==> inputs of run a <==
Design adc_mul, start of the top module:
module adc_mul                   
(
    input  logic         clk_i,                                                
    input  logic         rst_i,                                                
    input  logic [11:0]  x_i,                                                  
    input  logic [11:0]  y_i,                                                  
    input  logic [11:0]  z_i,                                                  
    output logic [11:0]  fp_o                                                  
);
make LEC_CHECK=0 ABC_AREA=1 CAP_MARGIN=20 CELL_PAD_IN_SITES_DETAIL_PLACEMENT=1 CORE_ASPECT_RATIO=1.48 CORE_MARGIN=10 CORE_UTILIZATION=18 CTS_CLUSTER_SIZE=61 GPL_ROUTABILITY_DRIVEN=0 GPL_TIMING_DRIVEN=0 HOLD_SLACK_MARGIN=-0.06 MIN_ROUTING_LAYER=met2 PLACE_DENSITY_LB_ADDON=0.12 SLEW_MARGIN=0 finish   # period 140.0 ns
run.sh (not shown) runs the stock make flow with config.mk's settings and CLKGATE_MAP_FILE=.
==> run b (differences from run a) <==
- CELL_PAD_IN_SITES_DETAIL_PLACEMENT: 1 -> 0
- CORE_MARGIN: 10 -> 2
- CTS_CLUSTER_SIZE: 61 -> default
- GPL_ROUTABILITY_DRIVEN: 0 -> default
- HOLD_SLACK_MARGIN: -0.06 -> default
- MIN_ROUTING_LAYER: met2 -> default
- PLACE_DENSITY: default -> 0.87
- PLACE_DENSITY_LB_ADDON: 0.12 -> default
- SETUP_SLACK_MARGIN: default -> -2.0
==> flow/constraint.sdc (replaced) <==
create_clock -name core_clock -period 57.6 [get_ports {clk_i}]
set_input_delay 11.5200 -clock core_clock [delete_from_list [all_inputs] [get_ports {clk_i}]]
set_output_delay 11.5200 -clock core_clock [all_outputs]
set_load 0.01 [all_outputs]
==> run c (differences from run a) <==
- CELL_PAD_IN_SITES_DETAIL_PLACEMENT: 1 -> 0
- CORE_MARGIN: 10 -> 2
- CORE_UTILIZATION: 18 -> 54
- CTS_CLUSTER_SIZE: 61 -> default
- GPL_ROUTABILITY_DRIVEN: 0 -> default
- HOLD_SLACK_MARGIN: -0.06 -> default
- MIN_ROUTING_LAYER: met2 -> default
- PLACE_DENSITY_LB_ADDON: 0.12 -> 0.06
- SETUP_SLACK_MARGIN: default -> -2.0
==> flow/constraint.sdc (replaced) <==
create_clock -name core_clock -period 57.6 [get_ports {clk_i}]
set_input_delay 11.5200 -clock core_clock [delete_from_list [all_inputs] [get_ports {clk_i}]]
set_output_delay 11.5200 -clock core_clock [all_outputs]
set_load 0.01 [all_outputs]
==> comparison <==
Run b failed in 5_1_grt (GRT-0232). Run c reached the layout checks and failed them: setup timing. Run a completed with no timing, DRC or antenna violations.
Worst setup slack: run c is lower than run a (46 ns).
Of run c and run a, run a has the higher via count (gap about 22%, measured against run a).
Against run a, the non-clock buffer count of run c is higher by 740.
Against run a, the cell count of run c is lower by about 16%.
Between run a and run c, the lower first-iteration DRC count is in run c (gap 130%, measured against run c).
Synthesized cell count is the same in run a and run c.
In run a the core utilization is lower than in run c, by 48 points.
==> figures <==
Result of the run: run c complete, but fails checks; run a complete, no violations; run b aborted with a tool error
Last stage reached: run c -; run a -; run b 5_1_grt
Layout check failures: run c setup timing; run a -; run b -
Minimum clock period: run c 70.11 ns; run a 106.37 ns; run b -
Met3 wire length: run c 10000 µm; run a 78100 µm; run b -
Area used by multi-input combinational logic: run c 47500 µm²; run a 42900 µm²; run b -
Flop share of the area: run c 5.41%; run a 6.08%; run b -
DP Wirelength: run c 143000 µm; run a 188000 µm; run b 137000 µm
Most common cell type on the critical path: run c buf_4; run a nand2_1; run b -
Non-clock buffer total of the final layout: run c 1000; run a 260; run b -
Standard-cell row count: run c 140; run a 244; run b 244
Post-route standard cell area excluding fillers: run c 67600 µm²; run a 60100 µm²; run b -
ClkCell Share: run c 0.848%; run a 0.914%; run b -
Layout filler cell count: run c 8545; run a 37.0k; run b -
Length of routed wiring on met1: run c 69200 µm; run a 0 µm; run b -
Post-route core utilization: run c 68.7%; run a 20.2%; run b -
Total via count in the routed design: run c 59.3k; run a 76.4k; run b -
Total inserted antenna cells: run c 1; run a 13; run b -
Clock slew at the register clock pins of the worst setup and hold paths: run c 0.06 ns; run a 0.07 ns; run b -
Starting utilization of the core area: run c 54.6%; run a 18.0%; run b 18.0%
Chip width: run c 263 µm; run a 469 µm; run b 453 µm
Clock tree from TritonCTS: run c built; run a built; run b -

---

==> job 8327: inputs <==
==> flow/design.v <==
module adc_mul                   
(
    input  logic         clk_i,                                                
    input  logic         rst_i,                                                
    input  logic [11:0]  x_i,                                                  
    input  logic [11:0]  y_i,                                                  
    input  logic [11:0]  z_i,                                                  
    output logic [11:0]  fp_o                                                  
); 
    logic [31:0]    x_fp;                                                        
    logic [31:0]    y_fp;                                                        
    logic [31:0]    z_fp;                                                        
    logic [31:0]    mul_o_fp;                                                    
    logic [31:0]    div_o_fp;                                                    
    logic [31:0]    x_ffp;                                                       
    fixed_to_float converter1 (	
								.clk_i	    (clk_i) ,
								.rst_i	    (rst_i) ,
                                .fixed_in   (x_i)  ,
                                .float_out  (x_fp)  
                               );    
    fixed_to_float converter2 (
	 							.clk_i	    (clk_i) ,
								.rst_i	    (rst_i) ,
                                .fixed_in   (y_i)   ,
                                .float_out  (y_fp)  
                              );
    fixed_to_float converter3 (
	 							.clk_i      (clk_i) ,
								.rst_i		(rst_i) ,
                                .fixed_in   (z_i)   ,
                                .float_out  (z_fp)  
                              );
    qdiv_f div1 (
		.clk_i		    (clk_i)		    ,
		.rst_i			(rst_i)		    ,
        .a_i            (y_fp)          ,
        .b_i            (z_fp)          ,
        .result_o       (div_o_fp)
    );
    always_ff @( posedge clk_i or posedge rst_i ) begin 
        if(rst_i)begin
            x_ffp <= '0;
        end
        else  begin
            x_ffp <= x_fp;
        end
    end    
    qmul_f mul1 (
		.clk_i 	    	(clk_i)			,
		.rst_i   		(rst_i)		    ,
        .a_i            (x_ffp)         ,
        .b_i            (div_o_fp)      ,
        .result_o       (mul_o_fp)
    );
    float_to_fixed converter4 (	
								.clk_i 		    (clk_i)		     ,
								.rst_i			(rst_i)			 ,
                                .float_input    (mul_o_fp)       ,
                                .fixed_out      (fp_o)
                              );
endmodule
module fixed_to_float ( 
                            input  logic        clk_i       ,
                            input  logic        rst_i       ,
                            input  logic [11:0] fixed_in    ,                                    
                            output logic [31:0] float_out                                        
                      );
    logic [7:0]  exponent;                                                                       
    logic [22:0] mantissa;                                                                       
    logic [11:0] temp_fixed;                                                                     
    logic [4:0]  leading_zeros;                                                                  
    always_comb begin
        temp_fixed = 12'b0;         
        leading_zeros = 5'b0;
        exponent = 8'b0;
        mantissa = 23'b0;
        if (fixed_in == 12'b0) begin
            leading_zeros = 5'd12;                                                                 
        end else begin
    if (fixed_in[11:6] != 6'b000000) begin
        if (fixed_in[11:9] != 3'b000)
            leading_zeros = (fixed_in[11]) ? 5'd0 : (fixed_in[10]) ? 5'd1 : 5'd2;
        else
            leading_zeros = (fixed_in[8]) ? 5'd3 : (fixed_in[7]) ? 5'd4 : 5'd5;
    end else begin
        if (fixed_in[5:3] != 3'b000)
            leading_zeros = (fixed_in[5]) ? 5'd6 : (fixed_in[4]) ? 5'd7 : 5'd8;
        else
            leading_zeros = (fixed_in[2]) ? 5'd9 : (fixed_in[1]) ? 5'd10 : 5'd11;
    end
        end
        if (fixed_in != 0) begin
            exponent = 8'd127 + (5'd11 - leading_zeros);
            temp_fixed = fixed_in << leading_zeros;                                            
            mantissa = temp_fixed[10:0] << 23'd12;    
        end
    end
    always_ff @( posedge clk_i or posedge rst_i ) begin 
        if  (rst_i) begin
            float_out <= 32'b0;
        end
        else  begin
            float_out <=  {1'b0, exponent, mantissa};                                                   
        end
    end
endmodule
 module qdiv_f #(
    parameter I = 9,
    parameter F = 23,
    parameter bias = 8'd127
)
(
    input  logic             clk_i,
    input  logic             rst_i,
    input  logic [(I+F-1):0] a_i,                                                
    input  logic [(I+F-1):0] b_i,                                                
    output logic [(I+F-1):0] result_o                                            
);
    logic                 sign_a;
    logic   [(I-2):0]     exp_a;
    logic   [(F-1):0]     mant_a;
    logic   [F:0]         mant_a_extended;
    logic                 sign_b;
    logic   [(I-2):0]     exp_b;
    logic   [(F-1):0]     mant_b;
    logic   [F:0]         mant_b_extended;
    logic                 result_sign;
    logic   [(I-2):0]     exp_diff;
    logic   [(2*F)+1:0]   mant_quotient;                                         
    logic   [(F-1):0]     result_mant;
    logic   [(I-2):0]     result_exp;
    logic   [(I+F-1):0]   result;
    logic   [(I+F-1):0] zero_result, infinity_result, NaN;
    assign zero_result     = {result_sign, 31'b0};                               
    assign infinity_result = {result_sign, 8'b11111111, 23'b0};                  
    assign NaN             = 32'h7FC00000;                                       
    assign sign_a          = a_i[(I+F-1)];
    assign exp_a           = a_i[(I+F-2):F];
    assign mant_a          = a_i[(F-1):0];
    assign mant_a_extended = (exp_a == 0) ? {1'b0, mant_a} : {1'b1, mant_a};
    assign sign_b          = b_i[(I+F-1)];
    assign exp_b           = b_i[(I+F-2):F];
    assign mant_b          = b_i[(F-1):0];
    assign mant_b_extended = (exp_b == 0) ? {1'b0, mant_b} : {1'b1, mant_b};
    assign result_sign = sign_a ^ sign_b;
    always_comb begin
        exp_diff = '0;
        mant_quotient = '0;                                        
        result_mant = '0;
        result_exp = '0;
        if (exp_a == 0 && mant_a == 0 && exp_b == 0 && mant_b == 0) begin
            result = NaN;
        end else if (exp_a == 0 && mant_a == 0) begin
            result = zero_result;
        end else if (exp_b == 0 && mant_b == 0) begin
            result = infinity_result;
        end else if (exp_a == 8'b11111111 || exp_b == 8'b11111111) begin
            if (exp_a == 8'b11111111 && exp_b == 8'b11111111) begin
                result = NaN;                                                    
            end else begin
                result = infinity_result;                                        
            end
        end else begin
            exp_diff = exp_a - exp_b + bias;
            mant_quotient = {mant_a_extended, {(F+1){1'b0}}} / mant_b_extended;    
            if (mant_quotient[F+1]) begin
                result_mant = mant_quotient[F:1];                                
                result_exp = exp_diff;                                           
            end else begin
                result_mant = mant_quotient[F-1:0];                              
                result_exp = exp_diff - 8'd1;                                    
            end
            if (result_exp >= 8'b11111111) begin         
                result = infinity_result;                                        
            end else if (result_exp <= 0) begin     
                result = zero_result;                                            
            end else begin
                result = {result_sign, result_exp, result_mant};                 
            end
        end
    end
    always_ff @( posedge clk_i or posedge rst_i ) begin 
        if (rst_i) begin
            result_o    <=   '0;            
        end
        else begin
            result_o    <=   result;
        end
    end
endmodule
module qmul_f #(
    parameter I     = 9,                                                                                            
    parameter F     = 23,                                                                                           
    parameter bias  = 8'd127                                                                                           
)(
    input  logic             clk_i,                                                                                 
    input  logic             rst_i,
    input  logic [(I+F-1):0] a_i,                                                                                   
    input  logic [(I+F-1):0] b_i,                                                                                   
    output logic [(I+F-1):0] result_o                                                                               
);
    logic sign_a;
    logic [(I-2):0] exp_a;
    logic [(F-1):0] mant_a;
    logic [F:0]     mant_a_extended;
    logic sign_b;
    logic [(I-2):0] exp_b;
    logic [(F-1):0] mant_b;
    logic [F:0]     mant_b_extended;
    logic               result_sign;
    logic [(I-2):0]     exp_sum;                                                                                     
    logic [(F*2)+1:0]   mant_product;                                                                                
    logic [(F-1):0]     result_mant;
    logic [(I-2):0]     result_exp;
    logic [(I+F-1):0]   result;
    logic [(I+F-1):0] zero_result, infinity_result, NaN;
    assign zero_result     = {1'b0, {(I+F-1){1'b0}}};                                                                
    assign infinity_result = {1'b0, 8'b11111111, {F{1'b0}}};                                                        
    assign NaN             = {1'b0, 8'b11111111, 23'b10000000};                                                      
    assign sign_a          = a_i[(I+F-1)];
    assign exp_a           = a_i[(I+F-2):F];
    assign mant_a          = a_i[(F-1):0];
    assign mant_a_extended = (exp_a == 0) ? {1'b0, mant_a} : {1'b1, mant_a};                                         
    assign sign_b          = b_i[(I+F-1)];
    assign exp_b           = b_i[(I+F-2):F];
    assign mant_b          = b_i[(F-1):0];
    assign mant_b_extended = (exp_b == 0) ? {1'b0, mant_b} : {1'b1, mant_b};                                         
    assign result_sign = sign_a ^ sign_b;
    always_comb begin
        exp_sum = '0;
        mant_product = '0;
        result_mant = '0;
        result_exp = '0;
        if ((exp_a == 0 && mant_a == 0) || (exp_b == 0 && mant_b == 0)) begin
            result = zero_result;                                                                                    
        end 
        else if ((exp_a == 8'b11111111 && mant_a == 0) || (exp_b == 8'b11111111 && mant_b == 0)) begin
            result = infinity_result;                                                                                
        end 
        else if ((exp_a == 8'b11111111 && mant_a != 0) || (exp_b == 8'b11111111 && mant_b != 0)) begin
            result = NaN;                                                                                            
        end 
        else begin
            exp_sum = exp_a + exp_b - bias;
            mant_product = mant_a_extended * mant_b_extended;
            if (mant_product[(2*F) + 1]) begin
                result_mant = mant_product[(2*F):(F+1)];                                                               
                result_exp = exp_sum + 8'd1;                                                                            
            end 
            else begin
                result_mant = mant_product[(2*F)-1:F];                                                               
                result_exp = exp_sum;                                                                                
            end
            if (result_exp >= 8'b11111111) begin
                result = infinity_result;                                                                            
            end 
            else if (result_exp <= 0) begin
                result = zero_result;                                                                                
            end 
            else begin
                result = {result_sign, result_exp, result_mant};                                                     
            end
        end
    end
    always_ff @( posedge clk_i or posedge rst_i ) begin
        if (rst_i) 
            result_o    <=   '0;
        else
            result_o    <=   result;
    end 
endmodule
module float_to_fixed
(
    input   logic        clk_i,
    input   logic        rst_i,
    input   logic [31:0] float_input,                                                                         
    output  logic [11:0] fixed_out                                                                            
);
    logic        sign;
    logic [7:0]  exponent;
    logic [23:0] mantissa;
    logic [23:0] temp_fixed;                                                                                  
    logic [7:0]  exponent_bias;                                                                               
    logic [8:0]  actual_exponent;
    logic [11:0] fixed_output;
    always_comb begin
        actual_exponent = 9'b0;
        exponent_bias = 8'd127;
        sign        = float_input[31];                                                                      
        exponent    = float_input[30:23];
        mantissa    = {1'b1, float_input[22:0]};                                                              
        temp_fixed  = 24'b0;
        if (exponent < exponent_bias) begin
            fixed_output = 12'b0;
        end else if (exponent == 8'hFF) begin
            fixed_output = (float_input[22:0] == 23'b0) ? 12'b111111111111 : 12'b000000000000;                        
        end else begin
            actual_exponent = exponent - exponent_bias;
            if (actual_exponent < 0 && sign == 1'b1 ) begin                                                                   
                fixed_output = 12'b0;                                                                        
            end else if (actual_exponent >= 12) begin                                                        
                fixed_output    = 12'b111111111111;                                                             
            end else begin                                                                                   
                temp_fixed = mantissa >> (9'd23 - actual_exponent);                                          
                fixed_output = temp_fixed[11:0];                                                             
            end
        end
    end
    always_ff @( posedge clk_i or posedge rst_i ) begin
        if (rst_i) begin
            fixed_out     <=   12'b0;
        end
        else begin
            fixed_out     <=   fixed_output;
        end        
    end
endmodule
==> flow/run.sh <==
#!/bin/bash
# the make line also repeats each setting of config.mk as NAME=value (left out here)
make -C /OpenROAD-flow-scripts/flow DESIGN_CONFIG=/design/flow/config.mk WORK_HOME=/design/flow/orfs CLKGATE_MAP_FILE= finish
==> flow/config.mk <==
export PLATFORM = sky130hd
export DESIGN_NAME = adc_mul
export DESIGN_NICKNAME = adc_mul
export VERILOG_FILES = /design/flow/design.v
export SDC_FILE = /design/flow/constraint.sdc
export NUM_CORES = 4
export LEC_CHECK = 0
export ABC_AREA = 1
export CAP_MARGIN = 20
export CELL_PAD_IN_SITES_DETAIL_PLACEMENT = 1
export CORE_ASPECT_RATIO = 1.48
export CORE_MARGIN = 2
export CORE_UTILIZATION = 18
export CTS_CLUSTER_DIAMETER = 325
export CTS_CLUSTER_SIZE = 100
export GPL_TIMING_DRIVEN = 0
export PLACE_DENSITY_LB_ADDON = 0.06
export SETUP_SLACK_MARGIN = -2.0
export SLEW_MARGIN = 0
==> flow/constraint.sdc <==
create_clock -name core_clock -period 57.6 [get_ports {clk_i}]
set_input_delay 11.5200 -clock core_clock [delete_from_list [all_inputs] [get_ports {clk_i}]]
set_output_delay 11.5200 -clock core_clock [all_outputs]
set_load 0.01 [all_outputs]
==> job 5150 (differences from job 8327) <==
==> flow/config.mk (replaced) <==
export PLATFORM = sky130hd
export DESIGN_NAME = adc_mul
export DESIGN_NICKNAME = adc_mul
export VERILOG_FILES = /design/flow/design.v
export SDC_FILE = /design/flow/constraint.sdc
export NUM_CORES = 4
export LEC_CHECK = 0
export CAP_MARGIN = 20
export CELL_PAD_IN_SITES_DETAIL_PLACEMENT = 0
export CORE_ASPECT_RATIO = 1.48
export CORE_MARGIN = 2
export CORE_UTILIZATION = 66
export GPL_TIMING_DRIVEN = 1
export SETUP_SLACK_MARGIN = -2.0
export SLEW_MARGIN = 0
export TNS_END_PERCENT = 75
==> flow/constraint.sdc (replaced) <==
create_clock -name core_clock -period 39.4 [get_ports {clk_i}]
set_input_delay 7.8800 -clock core_clock [delete_from_list [all_inputs] [get_ports {clk_i}]]
set_output_delay 7.8800 -clock core_clock [all_outputs]
set_load 0.01 [all_outputs]
==> qor summary <==
|  | job 5150 | job 8327 |
|---|---|---|
| Status | did not finish | failed layout checks |
| Failing step | global routing | - |
| Violated checks | - | negative setup slack |
| Post-detail-place hpwl | 157,000 um | 207,000 um |
| Number of setup buffers added after CTS | 49 | 760 |
| Adder-Cell Fraction of Synth Area | 22.6% | 20.9% |
| Post-synthesis cell type with the largest instance count | sky130_fd_sc_hd__nor2_1 | sky130_fd_sc_hd__nand2_1 |
| Avg Synthesized Cell Area | 7.69 um2 | 6.48 um2 |
| Post-synth top area share | 13.6% | 13.1% |
| Placement-stage worst setup slack | -50,110 ps | -32,450 ps |
| Cell Area, Synth | 49,700 um2 | 53,700 um2 |
| Starting density of the core | 66.6% | 18.0% |
| Cells in synth_stat.txt | 6,465 | 8,286 |
| Cell total after placement | 9,335 | 12,300 |
| Most area-hungry cell type in the Yosys netlist | sky130_fd_sc_hd__ha_1 | sky130_fd_sc_hd__nand2_1 |
| Post-cts sizing count | 69 | 806 |
| Placeable core area | 74,600 um2 | 298,000 um2 |
| Chip area | 77,600 um2 | 303,000 um2 |
| Overall die width | 230 um | 453 um |
| RePlAce Congestion | 1.04 | 0.807 |
| Net count after synthesis | 7,268 | 9,089 |
